==> inputs of run a <==
// breakout
module breakout
	(
		input         clk,
		input         resetn,        
		input  [1:0]  go,            
		input         paddle_tick,   
		input         ball_tick,     
		output [8:0]  x,
		output [7:0]  y,
		output [2:0]  colour,
		output        plot
	);
export LEC_CHECK = 0
export CAP_MARGIN = 10
export CELL_PAD_IN_SITES_GLOBAL_PLACEMENT = 2
export CORE_ASPECT_RATIO = 1.49
export CORE_MARGIN = 5
export CORE_UTILIZATION = 54
export CTS_CLUSTER_SIZE = 47
export HOLD_SLACK_MARGIN = 0.03
export MAX_ROUTING_LAYER = met4
export PLACE_DENSITY_LB_ADDON = 0.09
export SLEW_MARGIN = 20
create_clock -name core_clock -period 20.0 [get_ports {clk}]
run.sh (not shown) runs the stock make flow with config.mk's settings and CLKGATE_MAP_FILE=.
==> inputs of run b, as changes to run a <==
Settings changed: ABC_AREA set to 1, CAP_MARGIN 10 to 20, CELL_PAD_IN_SITES_GLOBAL_PLACEMENT 2 to unset, CORE_ASPECT_RATIO 1.49 to 1.43, CORE_MARGIN 5 to 2, CORE_UTILIZATION 54 to 72, CTS_CLUSTER_DIAMETER set to 340, CTS_CLUSTER_SIZE 47 to 10, HOLD_SLACK_MARGIN 0.03 to unset, MAX_ROUTING_LAYER met4 to unset, PLACE_DENSITY_LB_ADDON 0.09 to 0.12, SETUP_SLACK_MARGIN set to 1.54.
==> flow/constraint.sdc (replaced) <==
create_clock -name core_clock -period 5.18 [get_ports {clk}]
set_input_delay 1.0360 -clock core_clock [delete_from_list [all_inputs] [get_ports {clk}]]
set_output_delay 1.0360 -clock core_clock [all_outputs]
set_load 0.01 [all_outputs]
==> inputs of run c, as changes to run a <==
Settings changed: CAP_MARGIN 10 to 20, CELL_PAD_IN_SITES_GLOBAL_PLACEMENT 2 to unset, CORE_ASPECT_RATIO 1.49 to unset, CORE_MARGIN 5 to 2, CORE_UTILIZATION 54 to 72, CTS_CLUSTER_SIZE 47 to 13, HOLD_SLACK_MARGIN 0.03 to unset, MAX_ROUTING_LAYER met4 to unset, PLACE_DENSITY_LB_ADDON 0.09 to unset.
==> flow/constraint.sdc (replaced) <==
create_clock -name core_clock -period 6.77 [get_ports {clk}]
set_input_delay 1.3540 -clock core_clock [delete_from_list [all_inputs] [get_ports {clk}]]
set_output_delay 1.3540 -clock core_clock [all_outputs]
set_load 0.01 [all_outputs]
==> results <==
Mapped Cells: run a 2193; run c 2193; run b 2356
Result of the run: run a did not finish; run c finished with violations; run b did not finish
Last stage reached: run a 3_1_place_gp_skip_io; run c -; run b 5_1_grt
Reasons for failing layout checks: run a -; run c negative setup slack; run b -
Cell area after synthesis: run a 17820 µm²; run c 17820 µm²; run b 16800 µm²
Yosys-reported design area after synthesis: run a 17820 µm²; run c 17820 µm²; run b 16800 µm²
Mean post-synth cell area: run a 8.124 µm²; run c 8.124 µm²; run b 7.131 µm²
Adder and majority cell fraction of the synthesized area: run a 6.110%; run c 6.110%; run b 6.479%
Number of port buffers: run a -; run c 26; run b 26
Worst slack at placement: run a -; run c -0.8689 ns; run b -5.203 ns
Clock H-tree levels: run a -; run c 1; run b 1
Standard-cell row count: run a 81; run c 57; run b 66
Max Root-Sink Buffers: run a -; run c 3; run b 3
HPWL reported at the end of detailed placement: run a -; run c 39030 µm; run b 40030 µm
Post-synthesis cell type with the largest instance count: run a sky130_fd_sc_hd__nor2_1; run c sky130_fd_sc_hd__nor2_1; run b sky130_fd_sc_hd__nand2_1
Setup repair bufs after CTS: run a -; run c 39; run b 40
Nets at Floorplan: run a 2283; run c 2283; run b 2446
Gates resized, CTS repair: run a -; run c 109; run b 113
Sequential element share of the synthesized area: run a 33.09%; run c 33.09%; run b 35.09%
Clock root buffer: run a -; run c sky130_fd_sc_hd__clkbuf_16; run b sky130_fd_sc_hd__clkbuf_16
Area fraction in and, or, nand and nor cells after synthesis: run a 26.27%; run c 26.27%; run b 29.70%


==> inputs of trial 74 <==
Starting RTL as in the previous note.
Settings: LEC_CHECK=0, CAP_MARGIN=20, CORE_MARGIN=2, CORE_UTILIZATION=67, CTS_CLUSTER_SIZE=37, SLEW_MARGIN=40; clock period 10.4 ns.
==> trial 8 (differences from trial 74) <==
Settings changed: ABC_AREA set to 1, CORE_UTILIZATION 67 to 68, CTS_CLUSTER_SIZE 37 to 13, SETUP_SLACK_MARGIN set to 1.85, SLEW_MARGIN 40 to 20.
==> flow/constraint.sdc (replaced) <==
create_clock -name core_clock -period 7.0 [get_ports {clk}]
set_input_delay 1.4000 -clock core_clock [delete_from_list [all_inputs] [get_ports {clk}]]
set_output_delay 1.4000 -clock core_clock [all_outputs]
set_load 0.01 [all_outputs]
==> build 21 (differences from trial 74) <==
Settings changed: CORE_ASPECT_RATIO set to 1.49, CORE_MARGIN 2 to 5, CORE_UTILIZATION 67 to 54, CTS_CLUSTER_SIZE 37 to 47, MAX_ROUTING_LAYER set to met4, PLACE_DENSITY_LB_ADDON set to 0.09, SLEW_MARGIN 40 to 20.
==> flow/constraint.sdc (replaced) <==
create_clock -name core_clock -period 20.0 [get_ports {clk}]
set_input_delay 4.0000 -clock core_clock [delete_from_list [all_inputs] [get_ports {clk}]]
set_output_delay 4.0000 -clock core_clock [all_outputs]
set_load 0.01 [all_outputs]
==> build 42 (differences from trial 74) <==
Settings changed: CORE_UTILIZATION 67 to 66, CTS_CLUSTER_SIZE 37 to 21, SLEW_MARGIN 40 to 20.
==> flow/constraint.sdc (replaced) <==
create_clock -name core_clock -period 6.72 [get_ports {clk}]
set_input_delay 1.3440 -clock core_clock [delete_from_list [all_inputs] [get_ports {clk}]]
set_output_delay 1.3440 -clock core_clock [all_outputs]
set_load 0.01 [all_outputs]
==> results_dict.tcl <==
# flow metrics
set metrics [dict create \
    status "no timing/DRC/antenna violations" \
    diodes 0 \
    wl_met3_um 1890 \
    clkCellAreaFrac 0.0415 \
    power_leader "registers" \
]
(the above is from build 21)
==> results_dict.tcl <==
# flow metrics
set metrics [dict create \
    status "stopped before the end" \
    haltStage "5_1_grt" \
    postSynthSeqShare 0.351 \
    yosys_area_sq_mm 0.0168 \
    core_area_sq_mm 0.0243 \
    yosysCellCount 2356 \
    synth_warnings 3 \
    place_ws_ns -3.22 \
    initCoreUtil 0.691 \
    fp.dieW_um 161 \
]
(the above is from trial 8)
==> results_dict.tcl <==
# flow metrics
set metrics [dict create \
    clkCellAreaFrac 0.0315 \
    setup_viol 8 \
    worst_slack_ns -0.794 \
    power_leader "registers" \
    so_faults "negative setup slack" \
    status "failed layout checks" \
    diodes 0 \
]
(the above is from build 42)
==> results_dict.tcl <==
# flow metrics
set metrics [dict create \
    status "no timing/DRC/antenna violations" \
    cts_max_level 1 \
    diodes 0 \
    clkCellAreaFrac 0.0454 \
    power_leader "registers" \
    fin_util 0.732 \
]
(the above is from trial 74)


==> exp/cedar <==
breakout again, from the RTL that the note above started with.
Settings: LEC_CHECK=0, ABC_AREA=1, CAP_MARGIN=20, CORE_MARGIN=2, CORE_UTILIZATION=72, CTS_CLUSTER_DIAMETER=318, CTS_CLUSTER_SIZE=13, SLEW_MARGIN=20; clock period 7.66 ns.
==> exp/lagoon: changes against exp/cedar <==
ABC_AREA = unset   (was 1)
CORE_UTILIZATION = 40   (was 72)
CTS_CLUSTER_DIAMETER = unset   (was 318)
CTS_CLUSTER_SIZE = unset   (was 13)
HOLD_SLACK_MARGIN = -0.1   (was unset)
PLACE_DENSITY_LB_ADDON = 0.08   (was unset)
==> flow/constraint.sdc (replaced) <==
create_clock -name core_clock -period 20.0 [get_ports {clk}]
set_input_delay 4.0000 -clock core_clock [delete_from_list [all_inputs] [get_ports {clk}]]
set_output_delay 4.0000 -clock core_clock [all_outputs]
set_load 0.01 [all_outputs]
==> results <==
- exp/lagoon completed without violations. exp/cedar stopped in 5_1_grt on ODB-0269.
- In exp/cedar the die size is smaller than in exp/lagoon, by 47%.
- Of exp/cedar and exp/lagoon, exp/lagoon has the higher area after synthesis (gap about 6%, measured against exp/lagoon).
- Synthesized cell count: exp/lagoon is smaller than exp/cedar (about 7%).
==> figures <==
TritonCTS buffer count: exp/lagoon 28; exp/cedar 22
Status: exp/lagoon finished clean; exp/cedar did not finish
Stage where the flow stopped: exp/lagoon -; exp/cedar 5_1_grt
Std-Cell Core Area: exp/lagoon 44,100 um2; exp/cedar 22,800 um2
And+or+nand+nor area frac: exp/lagoon 26.3%; exp/cedar 29.7%
Mean instance size in the synthesized netlist: exp/lagoon 8.12 um2; exp/cedar 7.13 um2
Vertical extent of the die: exp/lagoon 215 um; exp/cedar 157 um
Top cell area share: exp/lagoon 19.7%; exp/cedar 20.9%
Buffers inserted during post-CTS setup optimization: exp/lagoon 0; exp/cedar 14
Die Outline Area: exp/lagoon 46,200 um2; exp/cedar 24,600 um2
Total cell area at the placement stage: exp/lagoon 18,500 um2; exp/cedar 19,200 um2
Synth Net Count: exp/lagoon 2,283; exp/cedar 2,446
Synthesized instance count: exp/lagoon 2,193; exp/cedar 2,356
Yosys stat area: exp/lagoon 17,800 um2; exp/cedar 16,800 um2
Synthesized cell area: exp/lagoon 17,800 um2; exp/cedar 16,800 um2
Post-CTS resize count: exp/lagoon 0; exp/cedar 38
Most numerous cell in the Yosys netlist: exp/lagoon sky130_fd_sc_hd__nor2_1; exp/cedar sky130_fd_sc_hd__nand2_1
Die Wd: exp/lagoon 215 um; exp/cedar 157 um
# Cells Yosys: exp/lagoon 2,193; exp/cedar 2,356
Yosys cell types: exp/lagoon 112; exp/cedar 63
Placed Cells: exp/lagoon 2,706; exp/cedar 2,888
Worst Setup Slack post-DPL: exp/lagoon 11.03 ns; exp/cedar -2.63 ns
Total half-perimeter wirelength after legalization and detailed placement: exp/lagoon 37.4 mm; exp/cedar 38.0 mm


==> build 79 <==
breakout again, from the RTL that the note above started with.
Design breakout, start of the top module:
module breakout
	(
		input         clk,
		input         resetn,        
		input  [1:0]  go,            
		input         paddle_tick,   
		input         ball_tick,     
		output [8:0]  x,
		output [7:0]  y,
		output [2:0]  colour,
		output        plot
	);
Settings: LEC_CHECK=0, ABC_AREA=1, CAP_MARGIN=20, CORE_MARGIN=2, CORE_UTILIZATION=72, CTS_CLUSTER_DIAMETER=308, CTS_CLUSTER_SIZE=10, PLACE_DENSITY_LB_ADDON=0.12, SETUP_SLACK_MARGIN=1.54, SLEW_MARGIN=20; clock period 5.18 ns.
==> inputs of trial 56, as changes to build 79 <==
- ABC_AREA: 1 -> not set
- CAP_MARGIN: 20 -> 10
- CELL_PAD_IN_SITES_GLOBAL_PLACEMENT: not set -> 3
- CORE_ASPECT_RATIO: not set -> 1.49
- CORE_MARGIN: 2 -> 5
- CORE_UTILIZATION: 72 -> 54
- CTS_CLUSTER_DIAMETER: 308 -> not set
- CTS_CLUSTER_SIZE: 10 -> 47
- HOLD_SLACK_MARGIN: not set -> 0.03
- MAX_ROUTING_LAYER: not set -> met5
- PLACE_DENSITY_LB_ADDON: 0.12 -> 0.09
- SETUP_SLACK_MARGIN: 1.54 -> not set
- TNS_END_PERCENT: not set -> 25
==> flow/constraint.sdc (replaced) <==
create_clock -name core_clock -period 20.0 [get_ports {clk}]
set_input_delay 4.0000 -clock core_clock [delete_from_list [all_inputs] [get_ports {clk}]]
set_output_delay 4.0000 -clock core_clock [all_outputs]
set_load 0.01 [all_outputs]
==> results <==
item	trial 56	build 79
Post-synth design cell area	17820 um^2	16800 um^2
Gate count of the mapped netlist	2193	2356
Area share of and-or/or-and cells after synthesis	21.09%	15.44%
Synthesized-area fraction occupied by xor and xnor cells	6.735%	3.076%
Die height	231.7 um	156.8 um
Run status	stopped before the end	stopped before the end
Failing step	global placement without I/O (3_1_place_gp_skip_io)	global routing (5_1_grt)
Yosys chip area	17820 um^2	16800 um^2
Top-count cell post-synth	nor2_1	nand2_1
Total core area	32740 um^2	22780 um^2
Count of distinct cell types in the synthesized netlist	112	63
Initial Util	54.42%	73.75%
Post-synth net total	2283	2446
Cell count listed in synth_stat.txt	2193	2356
Number of standard-cell rows in the floorplan	81	55
Overall chip area	36800 um^2	24570 um^2
FA/HA/MAJ Cells, Area Fraction	6.110%	6.479%
Sequential cell area fraction in the yosys report	33.09%	35.09%
Synthesized area per cell	8.124 um^2	7.131 um^2
